indigo:
Design mult16_top, start of the top module:
module mult16_top (
  input         clk,
  input  [15:0] a,
  input  [15:0] b,
  output [31:0] p
);
  reg  [15:0] a_r, b_r;
  reg  [31:0] p_r;
  wire [31:0] o;
  multiplier_16bit u_mul (.a(a_r), .b(b_r), .o(o));
  always @(posedge clk) begin
    a_r <= a;
    b_r <= b;
    p_r <= o;
  end
  assign p = p_r;
endmodule
Size: about 670 cells after synthesis, roughly 64 flip-flops, about 65 I/O pins, roughly 7700 um2 of cells after synthesis.
make LEC_CHECK=0 CAP_MARGIN=20 CORE_MARGIN=2 CORE_UTILIZATION=57 SLEW_MARGIN=20 finish   # period 7.89 ns
run.sh (not shown) runs the stock make flow with config.mk's settings and CLKGATE_MAP_FILE=.
[flow] indigo | stages: complete | final checks: fail | reason: negative setup slack
The following lists how onyx was set up differently from indigo:
Settings: a change of CORE_UTILIZATION from 57 to 66; a change of the clock period (ns, I/O delays scaled along) from 7.89 to 12.2.
- STATUS run=onyx STAGES=ALL_DONE FINAL_CHECKS=FAILED CAUSE=negative setup slack
- Relative to indigo, sequential share of layout area increased by 0.34 points in onyx.
- Multi-input combinational cell area: onyx vs indigo — no meaningful difference
- Going from indigo to onyx, fraction of the cycle the final worst path needs shrank by 56 points; overall track demand over capacity in global routing grew by 2.6 points; total non-filler cell area in the finished layout shrank by 2.3%; utilization grew by 8.9 points.
### onyx -> violet
Settings: CORE_UTILIZATION: 66 -> 40; the clock period (ns, I/O delays scaled along): 12.2 -> 15.0.
Results
Looking at area of the placeable core, violet sits 7400 um2 above onyx. violet vs onyx: post-layout worst setup margin up. On violet: number of buffers outside the clock class in the layout is 24 lower than what onyx gave. violet: full flow OK, the timing, DRC and antenna checks passed. Between onyx and violet, the cell count went up. Sequential share of layout area (lower): onyx.
> inputs changed (violet -> amber)
Settings: putting SETUP_SLACK_MARGIN at -1.43 where nothing was set; swapping 40 for 63 in CORE_UTILIZATION; putting TNS_END_PERCENT at 10 where nothing was set; putting CORE_ASPECT_RATIO at 0.5 where nothing was set.
### Flow results
Summary of the comparison: average wire per cell in the routed design is higher in amber, relative to violet. Going from violet to amber, number of placed cells counting well taps shrank by a little under 10%. The final reports for amber and violet show clock-buffer cell count higher in the former. | die area | amber vs violet | better |. Against violet, the final cell area of amber is lower.

* * *

job 101:
Starting RTL as in the previous note.
==> flow/config.mk <==
export PLATFORM = sky130hd
export DESIGN_NAME = mult16_top
export DESIGN_NICKNAME = mult16_top
export VERILOG_FILES = /design/flow/design.v
export SDC_FILE = /design/flow/constraint.sdc
export NUM_CORES = 4
export LEC_CHECK = 0
export ABC_AREA = 1
export CAP_MARGIN = 20
export CORE_MARGIN = 2
export CORE_UTILIZATION = 72
export PLACE_DENSITY_LB_ADDON = 0.14
export SLEW_MARGIN = 20
==> flow/constraint.sdc <==
create_clock -name core_clock -period 9.28 [get_ports {clk}]
set_input_delay 1.8560 -clock core_clock [delete_from_list [all_inputs] [get_ports {clk}]]
set_output_delay 1.8560 -clock core_clock [all_outputs]
set_load 0.01 [all_outputs]
Ran to the end and failed final checks on negative setup slack: job 101.
#### Input delta (job 102 over job 101)
Settings: removing PLACE_DENSITY_LB_ADDON (formerly 0.14); setting PLACE_DENSITY to 0.67 for the first time; removing ABC_AREA (formerly 1); changing the clock period (ns, I/O delays scaled along) from 9.28 to 12.1.
Job 102 ran in full, but the layout does not pass; the checks complain about negative setup slack.
Diff job 101 -> job 102 | portion of the clock cycle consumed by the worst path in the final layout | decrease of 31 points
The higher post-synthesis chip area from yosys came out of job 101.
Side by side, final cell count turned out lower in job 102 than in job 101.
Job 102 against job 101: synthesized cell count decreased 8.0%; hold slack saw an increase.
Input-level comparison between job 103 and job 102:
Settings: putting CTS_CLUSTER_DIAMETER at 348 where nothing was set; putting ABC_AREA at 1 where nothing was set; clearing PLACE_DENSITY, which used to be 0.67; swapping 12.1 for 6.15 in the clock period (ns, I/O delays scaled along).
Notes after the runs:
In job 103 the implementation ran to completion but is not tape-out ready, as the final checks report negative setup slack.
Overall die area: job 103 worse than job 102
Looking only at post-CTS repair timing setup buffer count, and setting everything else aside, the lower value of job 103 and job 102 goes to job 103.
Compare job 103 and job 102 | overall die height lower: job 102
Job 102 -> job 103: fmax flat
Changes in job 104 relative to job 103:
Settings: a change of CORE_UTILIZATION from 72 to 68; a deleted CTS_CLUSTER_DIAMETER that had been 348; a change of the clock period (ns, I/O delays scaled along) from 6.15 to 21.7.
--- outcome ---
- Job 104 | status: complete | timing, DRC, antenna: pass
- Compared with job 103, in job 104 clock period minus final worst setup slack went up 1.65 ns; total area of multi-input combinational cells went down 180 um^2.
- Job 104: top achievable clock speed is 0.0093 GHz lower than what job 103 reported.
- Comparing global-route wire length before repair for job 104 and job 103, the smaller number came from job 104.
Modified inputs, job 105 compared to job 104
Settings: putting CTS_CLUSTER_DIAMETER at 275 where nothing was set; swapping 21.7 for 10.4 in the clock period (ns, I/O delays scaled along).
--- outcome ---
- Every run in job 104 and job 105 closed cleanly, with the single exception of job 105.
- In job 105 the implementation completed, yet the final layout does not meet the checks, the culprit being negative setup slack.
- In the flow results for job 104 and job 105, the first-pass GRT wire length is larger on job 105.
- Sort job 104 and job 105 by post-layout period usage of the worst path, descending, and job 105 comes first.
- Delta (job 105 minus job 104): global-route track usage on met1 went up 0.21 points; arrival time at the worst endpoint went down 1.50 ns; setup slack went down 9.73 ns.
- Portion of the layout cell area used by non-clock buffers for job 105: 3.3 points up relative to job 104
